// usb_interface_v1_0
module usb_interface_v1_0 #
(
	parameter RESET_CYCLES = 100,
	parameter  C_M00_AXI_START_DATA_VALUE	= 32'h00000000,
	parameter  C_M00_AXI_TARGET_SLAVE_BASE_ADDR	= 32'h00000000,
	parameter integer C_M00_AXI_ADDR_WIDTH	= 32,
	parameter integer C_M00_AXI_DATA_WIDTH	= 32,
	parameter integer C_M00_AXI_TRANSACTIONS_NUM	= 4
) (
	input wire [(8 - 1):0] usb_data_in,
	output wire [(8 - 1):0] usb_data_out,
	output wire usb_data_oe,
	input wire [(1 + 4 + 4 + 16)-8-1:0] usb_addr,
	input wire usb_rd_n,
	input wire usb_wr_n,
	input wire usb_ce_n,
	output wire sw_reset_n,
	input wire  m00_axi_aclk,
	input wire  m00_axi_aresetn,
	output wire [C_M00_AXI_ADDR_WIDTH-1 : 0] m00_axi_awaddr,
	output wire [2 : 0] m00_axi_awprot,
	output wire  m00_axi_awvalid,
	input wire  m00_axi_awready,
	output wire [C_M00_AXI_DATA_WIDTH-1 : 0] m00_axi_wdata,
	output wire [C_M00_AXI_DATA_WIDTH/8-1 : 0] m00_axi_wstrb,
	output wire  m00_axi_wvalid,
	input wire  m00_axi_wready,
	input wire [1 : 0] m00_axi_bresp,
	input wire  m00_axi_bvalid,
	output wire  m00_axi_bready,
	output wire [C_M00_AXI_ADDR_WIDTH-1 : 0] m00_axi_araddr,
	output wire [2 : 0] m00_axi_arprot,
	output wire  m00_axi_arvalid,
	input wire  m00_axi_arready,
	input wire [C_M00_AXI_DATA_WIDTH-1 : 0] m00_axi_rdata,
	input wire [1 : 0] m00_axi_rresp,
	input wire  m00_axi_rvalid,
	output wire  m00_axi_rready
);
clock: 7.02 ns
lec_check: 0
cap_margin: 30
cell_pad_in_sites_detail_placement: 1
cell_pad_in_sites_global_placement: 3
core_aspect_ratio: 1.06
core_margin: 2
core_utilization: 41
cts_cluster_size: 62
gpl_routability_driven: 1
gpl_timing_driven: 0
max_routing_layer: met4
min_routing_layer: met1
place_density: 0.4
setup_slack_margin: -0.44
slew_margin: 40
tns_end_percent: 60
run.sh (not shown) runs the stock make flow with config.mk's settings and CLKGATE_MAP_FILE=.
The starting point went through all stages and came out clean.
Edit:
Settings changed: CAP_MARGIN 30 to 20, CELL_PAD_IN_SITES_DETAIL_PLACEMENT 1 to not set, CELL_PAD_IN_SITES_GLOBAL_PLACEMENT 3 to not set, CORE_ASPECT_RATIO 1.06 to not set, CORE_UTILIZATION 41 to 66, CTS_CLUSTER_SIZE 62 to not set, GPL_ROUTABILITY_DRIVEN 1 to not set, GPL_TIMING_DRIVEN 0 to not set, MAX_ROUTING_LAYER met4 to not set, MIN_ROUTING_LAYER met1 to not set, PLACE_DENSITY 0.4 to not set, SETUP_SLACK_MARGIN -0.44 to 0.84, SLEW_MARGIN 40 to 20, TNS_END_PERCENT 60 to not set.
Clock period 7.02 ns to 3.39 ns, I/O delays scaled along.
What happened:
- This time the run completed, yet does not pass: negative setup slack
- clock-buffer cell count went down by 25
- critical path depth drops by 2
- wire length decreases by 2.2%
- synthesized cell count stays the same
- setup slack degrades by 2.1 ns
- cell area climbs by 10%
- clock power increases by 85%
Edit:
Settings changed: CORE_UTILIZATION 66 to 65, PLACE_DENSITY set to 0.6, SETUP_SLACK_MARGIN 0.84 to not set.
Clock period 3.39 ns to 5.81 ns, I/O delays scaled along.
The changed run went through all stages and came out clean. Worst hold slack got worse by 0.018 ns. Utilization is lower by 13 points. First-iteration DRC count is lower by 34%. Worst setup slack improved by 1.5 ns. Cell count is lower by 6.6%. Routed wire length is lower by 25%. Sequential cell count is unchanged. Cell area is lower by 13%. Total power is lower by 45%. Die size is higher by 1.5%. Non-clock buffer count is lower by 462.
Edit:
Settings changed: ABC_AREA set to 1, CORE_UTILIZATION 65 to 72, CTS_CLUSTER_DIAMETER set to 151, SETUP_SLACK_MARGIN set to 0.83.
Clock period 5.81 ns to 2.81 ns, I/O delays scaled along.
After rerunning:
- With this change the flow died in global routing (5_1_grt) (GRT-0232)
- area after synthesis rose by 1.3%
- die size went down by about 8%
- synthesized cell count climbs by about 50%
Edit:
Settings changed: ABC_AREA 1 to not set, CORE_UTILIZATION 72 to 70, CTS_CLUSTER_DIAMETER 151 to not set, CTS_CLUSTER_SIZE set to 33, SETUP_SLACK_MARGIN 0.83 to not set.
Clock period 2.81 ns to 4.51 ns, I/O delays scaled along.
The changed run ran to the end with no violations.
Area after synthesis went down by 1.3%.
Die size went up by 1.5%.
Synthesized cell count went down by 33%.

========
== job 9978 ==
usb_interface_v1_0 again, from the RTL that the note above started with.
==> flow/config.mk <==
export PLATFORM = sky130hd
export DESIGN_NAME = usb_interface_v1_0
export DESIGN_NICKNAME = usb_interface_v1_0
export VERILOG_FILES = /design/flow/design.v
export SDC_FILE = /design/flow/constraint.sdc
export NUM_CORES = 4
export LEC_CHECK = 0
export ABC_AREA = 0
export CAP_MARGIN = 35
export CELL_PAD_IN_SITES_GLOBAL_PLACEMENT = 1
export CORE_ASPECT_RATIO = 0.9
export CORE_MARGIN = 2
export CORE_UTILIZATION = 23
export CTS_CLUSTER_DIAMETER = 170
export GPL_ROUTABILITY_DRIVEN = 0
export GPL_TIMING_DRIVEN = 0
export MAX_ROUTING_LAYER = met5
export MIN_ROUTING_LAYER = met2
export SETUP_SLACK_MARGIN = 0.01
export SLEW_MARGIN = 40
export TNS_END_PERCENT = 80
==> flow/constraint.sdc <==
create_clock -name core_clock -period 3.94 [get_ports {m00_axi_aclk}]
set_input_delay 0.7880 -clock core_clock [delete_from_list [all_inputs] [get_ports {m00_axi_aclk}]]
set_output_delay 0.7880 -clock core_clock [all_outputs]
set_load 0.01 [all_outputs]
Job 9978 ran in full, but the layout does not pass; the checks complain about setup timing.
What job 3071 does differently from job 9978 at the input level:
- changing SLEW_MARGIN from 40 to 20
- removing ABC_AREA (formerly 0)
- changing CAP_MARGIN from 35 to 20
- removing MAX_ROUTING_LAYER (formerly met5)
- removing GPL_ROUTABILITY_DRIVEN (formerly 0)
- removing SETUP_SLACK_MARGIN (formerly 0.01)
- changing CORE_UTILIZATION from 23 to 40
- removing CELL_PAD_IN_SITES_GLOBAL_PLACEMENT (formerly 1)
- removing TNS_END_PERCENT (formerly 80)
- removing GPL_TIMING_DRIVEN (formerly 0)
- setting PLACE_DENSITY to 0.6 for the first time
- removing CTS_CLUSTER_DIAMETER (formerly 170)
- removing CORE_ASPECT_RATIO (formerly 0.9)
- removing MIN_ROUTING_LAYER (formerly met2)
- changing the clock period (ns, I/O delays scaled along) from 3.94 to 10.0
==> comparison <==
Job 3071: done, clean on timing, DRC and antenna. In the flow results for job 9978 and job 3071, the post-layout total power is larger on job 9978. Going from job 9978 to job 3071, global routing usage on met1 grows by 34 points. In job 3071, die area is lower than in job 9978. Run comparison: job 9978 busiest metal layer after global routing met3; job 3071 busiest metal layer after global routing met2. Delta (job 3071 minus job 9978): part of the power in the clock network decreased 1.2 points; worst setup slack +4.82 ns.
Here is what was changed in the inputs of job 5823 compared with job 3071.
- changing CORE_UTILIZATION from 40 to 66
- removing PLACE_DENSITY (formerly 0.6)
- changing the clock period (ns, I/O delays scaled along) from 10.0 to 3.18
Results
- Going from job 3071 to job 5823, the final critical-path share of the clock period was found to have gone up by 51 points.
- Job 5823 ends up with lower clock buffer instance count of the final layout than job 3071 does.
- Compared with job 3071, job 5823 shows a lower pin count of the biggest net entering global routing.
- Between job 5823 and job 3071, the difference in number of multi-input combinational cells in the layout is negligible.
- Share of final layout cell area taken by clock buffers and inverters in job 5823 is 0.69 points below job 3071.
- From the logs: job 5823 reached the end of the flow and failed the layout checks with setup timing.
- met5 as the uppermost layer routed was reported by job 3071, and met4 by job 5823.
- In job 5823, the non-clock buffer count in the final layout came out 81% above the value in job 3071.
The following lists how job 4013 was set up differently from job 5823:
- an added HOLD_SLACK_MARGIN of -0.09
- an added TNS_END_PERCENT of 5
- an added SETUP_SLACK_MARGIN of -0.41
- an added CTS_CLUSTER_DIAMETER of 41
- a change of the clock period (ns, I/O delays scaled along) from 3.18 to 6.76
Findings:
No stage failed in job 4013, and the final checks on the layout all came back clean. For job 5823, the origin of the worst setup path was command_control_inst.r_read_data_count[1]$_DFFE_PN0P_, unlike job 4013, where it was usb_addr[3]. Comparing job 4013 against job 5823, there is no change at all in number of rows in the core area. Job 4013 vs job 5823, global-route track usage on met2 went down by 1.6 points. Number of cells in the design after placement for job 4013: about 3.6% down relative to job 5823.
diff inputs: job 4013 => job 5170
- HOLD_SLACK_MARGIN: -0.09 -> unset
- CTS_CLUSTER_DIAMETER: 41 -> unset
- CORE_UTILIZATION: 66 -> 70
- SETUP_SLACK_MARGIN: -0.41 -> 0.33
- CTS_CLUSTER_SIZE: unset -> 14
- TNS_END_PERCENT: 5 -> unset
- the clock period (ns, I/O delays scaled along): 6.76 -> 3.18
Notes after the runs:
Job 4013 and job 5170: one clean run, job 4013; the rest did not finish clean.
Taking job 4013 as the reference, in job 5170 count of inserted antenna diode cells rose 5; register-to-register slack went down; cell area increased about 9%; count of cells resized by post-cts repair +195.
Number of tap cells inserted came out lower on job 5170 than on job 4013.
[compare] base=job 4013 new=job 5170: share of cell area taken by multi-input logic gates held; initial antenna violation count moved up; post-route clock period utilization +42 points; power climbed 110%.
In the reports for job 4013 and job 5170, the smaller number of buffers inserted during clock tree synthesis belongs to job 5170.
Edits applied to the flow inputs when going from job 5170 to job 1562:
- a deleted CTS_CLUSTER_SIZE that had been 14
- a change of SETUP_SLACK_MARGIN from 0.33 to -0.41
- an added HOLD_SLACK_MARGIN of -0.09
- a change of CORE_UTILIZATION from 70 to 66
- a change of the clock period (ns, I/O delays scaled along) from 3.18 to 7.5
Notes after the runs:
- The final layout from job 1562, which completed every stage, passed the timing, design-rule and antenna checks at the end of the flow.
- When the final numbers for job 5170 and job 1562 were put side by side, the worst endpoint data arrival time turned out to be smaller in job 5170.
- Job 5170 has a higher total length of routed wires than job 1562.
- Run comparison: job 5170 highest-delay cell along the critical path sky130_fd_sc_hd__dfrtp_4; job 1562 highest-delay cell along the critical path sky130_fd_sc_hd__clkdlybuf4s50_1
- Sort job 5170 and job 1562 by number of antenna violations at the first check in global routing asc -> top: job 1562
- Delta(die area, job 1562 - job 5170) > 0
- Between job 5170 and job 1562, count of buffering cells on the critical path with inverters included decreased.

========
usb_interface_v1_0 again, from the RTL that the note above started with.
// usb_interface_v1_0
module usb_interface_v1_0 #
(
	parameter RESET_CYCLES = 100,
	parameter  C_M00_AXI_START_DATA_VALUE	= 32'h00000000,
	parameter  C_M00_AXI_TARGET_SLAVE_BASE_ADDR	= 32'h00000000,
	parameter integer C_M00_AXI_ADDR_WIDTH	= 32,
	parameter integer C_M00_AXI_DATA_WIDTH	= 32,
	parameter integer C_M00_AXI_TRANSACTIONS_NUM	= 4
) (
	input wire [(8 - 1):0] usb_data_in,
	output wire [(8 - 1):0] usb_data_out,
	output wire usb_data_oe,
	input wire [(1 + 4 + 4 + 16)-8-1:0] usb_addr,
	input wire usb_rd_n,
	input wire usb_wr_n,
	input wire usb_ce_n,
	output wire sw_reset_n,
	input wire  m00_axi_aclk,
	input wire  m00_axi_aresetn,
	output wire [C_M00_AXI_ADDR_WIDTH-1 : 0] m00_axi_awaddr,
	output wire [2 : 0] m00_axi_awprot,
	output wire  m00_axi_awvalid,
	input wire  m00_axi_awready,
	output wire [C_M00_AXI_DATA_WIDTH-1 : 0] m00_axi_wdata,
	output wire [C_M00_AXI_DATA_WIDTH/8-1 : 0] m00_axi_wstrb,
	output wire  m00_axi_wvalid,
	input wire  m00_axi_wready,
	input wire [1 : 0] m00_axi_bresp,
	input wire  m00_axi_bvalid,
	output wire  m00_axi_bready,
	output wire [C_M00_AXI_ADDR_WIDTH-1 : 0] m00_axi_araddr,
	output wire [2 : 0] m00_axi_arprot,
	output wire  m00_axi_arvalid,
	input wire  m00_axi_arready,
	input wire [C_M00_AXI_DATA_WIDTH-1 : 0] m00_axi_rdata,
	input wire [1 : 0] m00_axi_rresp,
	input wire  m00_axi_rvalid,
	output wire  m00_axi_rready
);
	wire [(32 - 1):0] w_addr_from_usb;
	wire [(32 - 1):0] w_usb_write_data;
	wire w_usb_write_valid;
	wire w_usb_write_ready;
	wire [(32 - 1):0] w_usb_read_data;
	wire w_usb_read_req;
	wire w_usb_read_valid;
	wire w_is_output;
	wire [(8 - 1):0] w_usb_in_data;
	wire [(8 - 1):0] w_usb_out_data;
	usb_interface_v1_0_M00_AXI # (
		.C_M_START_DATA_VALUE(C_M00_AXI_START_DATA_VALUE),
		.C_M_TARGET_SLAVE_BASE_ADDR(C_M00_AXI_TARGET_SLAVE_BASE_ADDR),
		.C_M_AXI_ADDR_WIDTH(C_M00_AXI_ADDR_WIDTH),
		.C_M_AXI_DATA_WIDTH(C_M00_AXI_DATA_WIDTH),
		.C_M_TRANSACTIONS_NUM(C_M00_AXI_TRANSACTIONS_NUM)
	) usb_interface_v1_0_M00_AXI_inst (
		.i_addr(w_addr_from_usb),
		.i_write_data(w_usb_write_data),
  ...
Settings: LEC_CHECK=0, CAP_MARGIN=40, CORE_MARGIN=2, CORE_UTILIZATION=72, CTS_CLUSTER_SIZE=68, HOLD_SLACK_MARGIN=0.25, PLACE_DENSITY=0.83, SLEW_MARGIN=20, TNS_END_PERCENT=5; clock period 3.05 ns.
The first run ran to the end with violations: negative setup slack.
Change:
--- a/flow/config.mk
+++ b/flow/config.mk
@@ -8 +8 @@
-export CAP_MARGIN = 40
+export CAP_MARGIN = 20
@@ -10,4 +10,2 @@
-export CORE_UTILIZATION = 72
-export CTS_CLUSTER_SIZE = 68
-export HOLD_SLACK_MARGIN = 0.25
-export PLACE_DENSITY = 0.83
+export CORE_UTILIZATION = 40
+export PLACE_DENSITY = 0.6
@@ -15 +12,0 @@
-export TNS_END_PERCENT = 5
==> flow/constraint.sdc (replaced) <==
create_clock -name core_clock -period 5.49 [get_ports {m00_axi_aclk}]
set_input_delay 1.0980 -clock core_clock [delete_from_list [all_inputs] [get_ports {m00_axi_aclk}]]
set_output_delay 1.0980 -clock core_clock [all_outputs]
set_load 0.01 [all_outputs]
Effect: With this change the flow completed with no timing, DRC or antenna violations. Via count fell by 10%. Global-route usage falls by 22 points. Worst setup slack is better by 1.5 ns. Cell area went down by 3.9%. Combinational power came out lower by about 60%. Die area went up by 79%. Cell count is higher by about 9%.
Change:
--- a/flow/config.mk
+++ b/flow/config.mk
@@ -8,0 +9,2 @@
+export CELL_PAD_IN_SITES_GLOBAL_PLACEMENT = 1
+export CORE_ASPECT_RATIO = 0.9
@@ -11 +13 @@
-export PLACE_DENSITY = 0.6
+export GPL_ROUTABILITY_DRIVEN = 0
==> flow/constraint.sdc (replaced) <==
create_clock -name core_clock -period 10.0 [get_ports {m00_axi_aclk}]
set_input_delay 2.0000 -clock core_clock [delete_from_list [all_inputs] [get_ports {m00_axi_aclk}]]
set_output_delay 2.0000 -clock core_clock [all_outputs]
set_load 0.01 [all_outputs]
Outcome: Core utilization barely changes; first-iteration DRC count is lower by 6.8%; wire length is higher by 9.4%; sequential share of layout area went up by 0.22 points; via count drops by 1.0%.
Change:
--- a/flow/config.mk
+++ b/flow/config.mk
@@ -8 +8,2 @@
-export CAP_MARGIN = 20
+export ABC_AREA = 1
+export CAP_MARGIN = 35
@@ -12 +13 @@
-export CORE_UTILIZATION = 40
+export CORE_UTILIZATION = 72
@@ -13,0 +15,2 @@
+export MAX_ROUTING_LAYER = met4
+export SETUP_SLACK_MARGIN = 0.01
@@ -14,0 +18 @@
+export TNS_END_PERCENT = 80
With this change the flow ended with an error in 3_1_place_gp_skip_io with GPL-0301. Synthesized area increases by 1.3%. Synthesized cell count increases by 49%. Die size decreases by 43%.

========
usb_interface_v1_0 again, from the RTL that the note above started with.
==> flow/config.mk <==
export PLATFORM = sky130hd
export DESIGN_NAME = usb_interface_v1_0
export DESIGN_NICKNAME = usb_interface_v1_0
export VERILOG_FILES = /design/flow/design.v
export SDC_FILE = /design/flow/constraint.sdc
export NUM_CORES = 4
export LEC_CHECK = 0
export CAP_MARGIN = 30
export CORE_ASPECT_RATIO = 1.17
export CORE_MARGIN = 2
export CORE_UTILIZATION = 70
export CTS_CLUSTER_SIZE = 14
export GPL_ROUTABILITY_DRIVEN = 1
export SLEW_MARGIN = 10
==> flow/constraint.sdc <==
create_clock -name core_clock -period 3.05 [get_ports {m00_axi_aclk}]
set_input_delay 0.6100 -clock core_clock [delete_from_list [all_inputs] [get_ports {m00_axi_aclk}]]
set_output_delay 0.6100 -clock core_clock [all_outputs]
set_load 0.01 [all_outputs]
The starting point finished with setup timing left.
Next try:
--- a/flow/config.mk
+++ b/flow/config.mk
@@ -11 +11,2 @@
-export CORE_UTILIZATION = 70
+export CORE_UTILIZATION = 72
+export CTS_CLUSTER_DIAMETER = 377
@@ -13,0 +15 @@
+export PLACE_DENSITY = 0.64
- The new run finished but fails on setup timing
- area after synthesis is unchanged
- final cell count went down slightly
- power went down by roughly a tenth
- global-route usage went up by 1.1 points
Next try:
--- a/flow/config.mk
+++ b/flow/config.mk
@@ -11,3 +11,2 @@
-export CORE_UTILIZATION = 72
-export CTS_CLUSTER_DIAMETER = 377
-export CTS_CLUSTER_SIZE = 14
+export CORE_UTILIZATION = 41
+export CTS_CLUSTER_SIZE = 69
@@ -15 +14 @@
-export PLACE_DENSITY = 0.64
+export PLACE_DENSITY_LB_ADDON = 0.23
==> flow/constraint.sdc (replaced) <==
create_clock -name core_clock -period 7.02 [get_ports {m00_axi_aclk}]
set_input_delay 1.4040 -clock core_clock [delete_from_list [all_inputs] [get_ports {m00_axi_aclk}]]
set_output_delay 1.4040 -clock core_clock [all_outputs]
set_load 0.01 [all_outputs]
This time the run completed without violations.
Via count shrinks by a little under a tenth.
Cell count came out higher by a little under a tenth.
Design area drops by a few percent.
First-iteration DRC count is lower by a quarter to a third.
Setup slack gets better by 2600 ps.
Hold slack is worse by 5.1 ps.
Next try:
--- a/flow/config.mk
+++ b/flow/config.mk
@@ -11 +11 @@
-export CORE_UTILIZATION = 41
+export CORE_UTILIZATION = 63
@@ -14 +13,0 @@
-export PLACE_DENSITY_LB_ADDON = 0.23
==> flow/constraint.sdc (replaced) <==
create_clock -name core_clock -period 3.35 [get_ports {m00_axi_aclk}]
set_input_delay 0.6700 -clock core_clock [delete_from_list [all_inputs] [get_ports {m00_axi_aclk}]]
set_output_delay 0.6700 -clock core_clock [all_outputs]
set_load 0.01 [all_outputs]
Effect: The new run finished with timing, DRC and antenna clean; register-to-register slack degrades by 2600 ps; non-clock buffer count came out higher by 200; wire length shrinks by 2.6%; clock skew is about the same.
Next try:
--- a/flow/config.mk
+++ b/flow/config.mk
@@ -8,2 +8 @@
-export CAP_MARGIN = 30
-export CORE_ASPECT_RATIO = 1.17
+export CAP_MARGIN = 20
@@ -11,4 +10,3 @@
-export CORE_UTILIZATION = 63
-export CTS_CLUSTER_SIZE = 69
-export GPL_ROUTABILITY_DRIVEN = 1
-export SLEW_MARGIN = 10
+export CORE_UTILIZATION = 57
+export PLACE_DENSITY = 0.6
+export SLEW_MARGIN = 20
==> flow/constraint.sdc (replaced) <==
create_clock -name core_clock -period 5.49 [get_ports {m00_axi_aclk}]
set_input_delay 1.0980 -clock core_clock [delete_from_list [all_inputs] [get_ports {m00_axi_aclk}]]
set_output_delay 1.0980 -clock core_clock [all_outputs]
set_load 0.01 [all_outputs]
The changed run completed without violations.
Utilization falls by 8.1 points.
Clock power falls by a quarter to a third.
Setup slack is better by 1300 ps.
Synthesized area is unchanged.
Wire length stays flat.
Flip-flop count is unchanged.
Fmax falls by about a fifth.
Global-route usage falls by 3.5 points.
Count of clock-buffer cells in the layout rises by 2.
Power and IR drop assume default switching activity.
